Setup of JK:
## upsample_csc
module upsample_csc (
    input  logic        clk,
    input  logic        resetn,
    input  logic        start,
    output logic        done,
    input  logic [15:0] sram_read_data,
    output logic [15:0] sram_write_data,
    output logic [17:0] sram_address,
    output logic        sram_we_n
);
Size in the first run: about 48000 um2 of cells after synthesis.
make LEC_CHECK=0 ABC_AREA=1 CAP_MARGIN=20 CORE_MARGIN=2 CORE_UTILIZATION=72 CTS_CLUSTER_SIZE=99 PLACE_DENSITY=0.43 SLEW_MARGIN=20 finish   # period 9.19 ns
run.sh (not shown) runs the stock make flow with config.mk's settings and CLKGATE_MAP_FILE=.
In the summary table, JK is marked failed, with error GRT-0232 raised in global routing (5_1_grt).
--- input diff JK..MS ---
- SETUP_SLACK_MARGIN: unset -> 1.54
- PLACE_DENSITY: 0.43 -> 0.35
- CTS_CLUSTER_SIZE: 99 -> unset
- ABC_AREA: 1 -> unset
- the clock period (ns, I/O delays scaled along): 9.19 -> 11.0
- Across JK and MS, a clean result was obtained everywhere but in JK.
- JK never completed; the flow aborted with a tool error in global routing (5_1_grt).
- Compared with JK, MS shows area share of xor/xnor cells in the synthesized design higher by 1.1 points.
- In terms of number of top-level design ports, JK and MS differ only marginally.
- JK → MS: AND-OR/OR-AND share of the synthesized area moved up, total cells reported by yosys after synthesis moved down, number of gates resized after cts moved down, post-synthesis net count moved down, detailed-placement wirelength estimate moved down.
- Sequential element share of the synthesized area: JK vs MS — no meaningful difference
- MS vs JK on synthesized area: MS is the lower one.
Input-level comparison between AL and MS:
- CELL_PAD_IN_SITES_DETAIL_PLACEMENT newly set to 1
- CORE_UTILIZATION changed from 72 to 40
- SETUP_SLACK_MARGIN removed (was 1.54)
- CELL_PAD_IN_SITES_GLOBAL_PLACEMENT newly set to 3
- HOLD_SLACK_MARGIN newly set to 0.23
- PLACE_DENSITY removed (was 0.35)
==> results <==
- AL has completed all stages; timing, DRC and antenna checks passed.
- Critical path data arrival time (higher): MS
- Die span in y: AL and MS compared, lower one is MS
- Compared with MS, AL shows portion of the clock cycle consumed by the worst path in the final layout lower by 0.85 points.
- AL vs MS — weighted congestion reported at the end of routability-driven placement dropped 11%.
- AL vs. MS: achievable clock frequency climbed 0.00083 GHz, die outline area climbed 79%, share of final layout cell area taken by clock buffers and inverters climbed 0.66 points.
- The final reports for AL and MS show design area higher in the former.
diff inputs: AL => TR
- swapping 3 for 2 in CELL_PAD_IN_SITES_GLOBAL_PLACEMENT
- swapping 20 for 35 in CAP_MARGIN
- swapping 40 for 22 in CORE_UTILIZATION
- swapping 1 for 2 in CELL_PAD_IN_SITES_DETAIL_PLACEMENT
- putting GPL_TIMING_DRIVEN at 0 where nothing was set
- swapping 20 for 40 in SLEW_MARGIN
--- outcome ---
TR against AL: clock-buffer cell count saw an increase; initial detailed-routing violation count down 8.5%; final cell count shows an increase of 16%.
The maximum single-stage delay on the critical path on AL is in line with that on TR.


## run 1
upsample_csc again, from the RTL that the note above started with.
make LEC_CHECK=0 CAP_MARGIN=20 CORE_MARGIN=2 CORE_UTILIZATION=72 PLACE_DENSITY=0.65 SETUP_SLACK_MARGIN=-0.47 SLEW_MARGIN=20 finish   # period 5.92 ns
What ended run 1 was a tool error in 5_1_grt; the run never finished.
Here is what was changed in the inputs of run 2 compared with run 1.
- removing SETUP_SLACK_MARGIN (formerly -0.47)
- changing CORE_UTILIZATION from 72 to 67
- changing PLACE_DENSITY from 0.65 to 0.6
- changing the clock period (ns, I/O delays scaled along) from 5.92 to 11.1
### Flow results
- Run 2 went all the way through the flow, and no timing, DRC or antenna check failed.
- From run 1 to run 2, area share of and/or/nand/nor cells after synthesis did not move at all.
- Register bit count reported by yosys: run 2 vs run 1 identical
- Run 2 vs. run 1: die width went up by 3.6%.
- Placed cell count was lower in the run labelled run 2.
- Run 2 vs run 1: worst setup timing slack at the placement stage up in run 2
- The lower post-detailed-placement cell area of run 1 and run 2 is in run 2.
- Compared with run 1, run 2 shows effective utilization at floorplan lower by 5.6 points.
What run 3 does differently from run 2 at the input level:
- CORE_UTILIZATION changed from 67 to 40
- SETUP_SLACK_MARGIN newly set to 0.65
- the clock period (ns, I/O delays scaled along) changed from 11.1 to 10.7
==> results <==
- Run 2 finished every stage and its layout cleared the timing, DRC and antenna checks.
- Run 3: PASS, flow complete, no timing, DRC or antenna violations
- Run 2 has a lower clock latency on the worst-skew pair than run 3.
- For non-clock buffer count, dividing the value from run 3 by the value from run 2 gives 1.3.
- Per the comparison of run 3 with run 2, sequential share of layout area dropped 0.69 points; first-pass GRT wire length climbed 2.1%.
- Summary of run 3 over run 2: maximum single-stage delay on the critical path shows an increase of 0.04 ns, worst reg-to-reg path cell count shows an increase of about 4.4%, post-route worst hold slack shows an increase of 0.0046 ns, number of DRC markers after the initial detailed-route iteration shows a reduction of 16%.
- When run 3 is set beside run 2, its final area turns out to be 0.0022 mm2 larger.
Modified inputs, run 4 compared to run 3
- SETUP_SLACK_MARGIN changed from 0.65 to 1.45
- CORE_UTILIZATION changed from 40 to 58
- the clock period (ns, I/O delays scaled along) changed from 10.7 to 11.0
Findings:
- Run 4: flow completed, timing, DRC and antenna clean
- Re insertion delay of the later-clocked pin in the worst-skew pair: run 3 and run 4 aren't equal, and the lower value belongs to run 4.
- Number of buffers between clock root and the deepest sink came out exactly the same in run 3 and run 4.
- From run 3 to run 4 the numbers moved as follows: proportion of synthesized flip-flops having asynchronous set or reset closely matched the old numbers.
- Of the two values seen for capturing instance or port of the critical path, M1_unit.mult_op_6[30] was produced by run 3 and M1_unit.mult_op_6[31] by run 4.


Setup of exp/garnet:
upsample_csc again, from the RTL that the note above started with.
clock: 8.89 ns
lec_check: 0
abc_area: 1
cap_margin: 20
core_margin: 2
core_utilization: 72
cts_cluster_diameter: 347
cts_cluster_size: 97
place_density: 0.37
slew_margin: 20
exp/garnet did not finish; the tool stopped in global routing (5_1_grt) with error ODB-0269.
Input-level comparison between exp/zinc and exp/garnet:
- a change of CORE_UTILIZATION from 72 to 67
- a deleted CTS_CLUSTER_DIAMETER that had been 347
- a deleted ABC_AREA that had been 1
Findings:
Against exp/garnet, exp/zinc comes in 1.1 points higher on fraction of synthesized cell area in xor and xnor cells.
Area of the chip for exp/zinc is higher than for exp/garnet.
exp/zinc ended up with a lower synthesis area per yosys than exp/garnet did.
Completing all stages was not enough for exp/zinc: its layout failed the final checks because of setup timing.
| number of buffer cells added on primary ports | exp/garnet vs exp/zinc | ≈ equal |
Delta (exp/zinc minus exp/garnet): vertical extent of the die increased by about 3.2% relative to the old numbers, H-tree level count rose 1, synthesized instance count down 12%, area fraction in and, or, nand and nor cells has decreased.
Diff exp/garnet -> exp/zinc: number of synthesized flops with an enable pin shows no meaningful change; synthesized area decreased by about 0.7% relative to the old numbers.
Here is what was changed in the inputs of exp/yarrow compared with exp/zinc.
- PLACE_DENSITY now 0.6, was 0.37
- CORE_UTILIZATION now 40, was 67
- CTS_CLUSTER_SIZE no longer set, was 97
- the clock period (ns, I/O delays scaled along) now 11.0, was 8.89
- The final layout from exp/yarrow, which completed every stage, passed the timing, DRC and antenna checks at the end of the flow.
- Compared with exp/zinc, exp/yarrow shows share of cell area taken by multi-input logic gates higher by 2.7 points.
- Changes observed in exp/yarrow relative to exp/zinc: vias after detailed routing moved down.
